// microprocessor
module microprocessor #(parameter N = 8, ROM_addressBits = 6, RF_addressBits = 3) (
  input  logic                           clk             ,
  input  logic                           rst_n           ,
  input  logic [ 3+2*(RF_addressBits):0] ROM_data        ,
  input  logic [                  N-1:0] SRAM_data       ,
  output logic                           overflowPC      ,
  output logic                           ROM_readEnable  ,
  output logic                           SRAM_readEnable ,
  output logic                           SRAM_writeEnable,
  output logic [    ROM_addressBits-1:0] ROM_address     ,
  output logic [(2**RF_addressBits)-1:0] SRAM_address    ,
  output logic [                  N-1:0] SRAM_data_in
);
export LEC_CHECK = 0
export ABC_AREA = 1
export CAP_MARGIN = 20
export CORE_MARGIN = 2
export CORE_UTILIZATION = 68
export CTS_CLUSTER_DIAMETER = 234
export CTS_CLUSTER_SIZE = 99
export SLEW_MARGIN = 20
export TNS_END_PERCENT = 5
create_clock -name core_clock -period 3.25 [get_ports {clk}]
run.sh (not shown) runs the stock make flow with config.mk's settings and CLKGATE_MAP_FILE=.
The baseline stopped in 5_1_grt (DPL-0038).
Rerun with:
ABC_AREA = unset   (was 1)
CORE_UTILIZATION = 63   (was 68)
CTS_CLUSTER_DIAMETER = unset   (was 234)
CTS_CLUSTER_SIZE = unset   (was 99)
TNS_END_PERCENT = unset   (was 5)
clock period = 6.16 ns   (was 3.25 ns; I/O delays follow)
Outcome: Now the flow went through all stages and came out clean. Area after synthesis rose by 2.0%. Die size rose by 9.7%. Synthesized cell count fell by 8.2%.
Rerun with:
CORE_UTILIZATION = 40   (was 63)
TNS_END_PERCENT = 15   (was unset)
clock period = 4.23 ns   (was 6.16 ns; I/O delays follow)
With this change the flow finished but failed the layout checks on setup timing.
Synthesized area does not change.
First-iteration DRC count shrinks by 32%.
Power grows by 59%.
Final cell count grows by 22%.
Non-clock buffer count grows by 196.
Register-to-register slack is worse by 1.2 ns.
Count of clock-buffer cells in the layout does not change.
Flip-flop count does not change.
Critical path depth grows by 12.
Worst setup slack is worse by 0.35 ns.
Rerun with:
ABC_AREA = 1   (was unset)
CORE_UTILIZATION = 70   (was 40)
SETUP_SLACK_MARGIN = -0.13   (was unset)
TNS_END_PERCENT = unset   (was 15)
clock period = 4.3 ns   (was 4.23 ns; I/O delays follow)
Result:
- The changed run finished but failed the layout checks on setup timing
- routed wire length grows by about 0.9%
- die area fell by 43%
- via count went up by about 9%
- hold slack degrades by 0.21 ns
- clock skew is lower by 0.012 ns
- sequential power is about the same
- sequential share of layout area came out higher by 2.2 points
- worst setup slack loses 0.22 ns

========
microprocessor again, from the RTL that the note above started with.
make LEC_CHECK=0 ABC_AREA=1 CAP_MARGIN=20 CORE_MARGIN=2 CORE_UTILIZATION=65 CTS_CLUSTER_DIAMETER=234 CTS_CLUSTER_SIZE=99 SLEW_MARGIN=20 TNS_END_PERCENT=5 finish   # period 3.25 ns
The starting point stopped in 5_1_grt on GRT-0232.
Change:
- ABC_AREA: 1 -> default
- CORE_UTILIZATION: 65 -> 9
- CTS_CLUSTER_DIAMETER: 234 -> default
- CTS_CLUSTER_SIZE: 99 -> default
- TNS_END_PERCENT: 5 -> default
- clock period: 3.25 -> 6.16 ns (I/O delays scaled with it)
With this change the flow finished clean. Die size increases to 7.1 times its value. Area after synthesis increases by 2.0%. Synthesized cell count decreases by 8.2%.
Change:
- CORE_UTILIZATION: 9 -> 51
- CTS_CLUSTER_DIAMETER: default -> 252
- CTS_CLUSTER_SIZE: default -> 99
- clock period: 6.16 -> 3.17 ns (I/O delays scaled with it)
Outcome: This time the run completed, yet does not pass: setup timing; synthesized cell count is unchanged; register-to-register slack loses 2.7 ns; power came out higher by 140%; via count rises by 21%; setup slack got worse by 1.2 ns; combinational power went up to 2.8 times its value.
Change:
- ABC_AREA: default -> 1
- CORE_UTILIZATION: 51 -> 62
- CTS_CLUSTER_DIAMETER: 252 -> 234
- clock period: 3.17 -> 3.25 ns (I/O delays scaled with it)
- The changed run finished but fails on setup timing
- sequential share of layout area goes up by 1.3 points
- synthesized area fell by 1.9%
- critical path depth increases by 8
- cell count hardly moves
- design area went down by 6.3%
Change:
- CORE_UTILIZATION: 62 -> 71
- CTS_CLUSTER_DIAMETER: 234 -> default
- CTS_CLUSTER_SIZE: 99 -> default
- PLACE_DENSITY: default -> 0.35
- SETUP_SLACK_MARGIN: default -> 1.08
- clock period: 3.25 -> 3.83 ns (I/O delays scaled with it)
Outcome: This time the run aborted during 4_1_cts; synthesized area stays the same; synthesized cell count does not change; die area is lower by 12%.
Change:
- ABC_AREA: 1 -> default
- CORE_UTILIZATION: 71 -> 70
- PLACE_DENSITY: 0.35 -> default
- SETUP_SLACK_MARGIN: 1.08 -> default
- clock period: 3.83 -> 5.15 ns (I/O delays scaled with it)
The changed run finished clean.
Synthesized area increases slightly.
Die size rose by a few percent.
Synthesized cell count is lower by a little under a tenth.
No activity file was given, so power comes from the tool's default toggle rates.
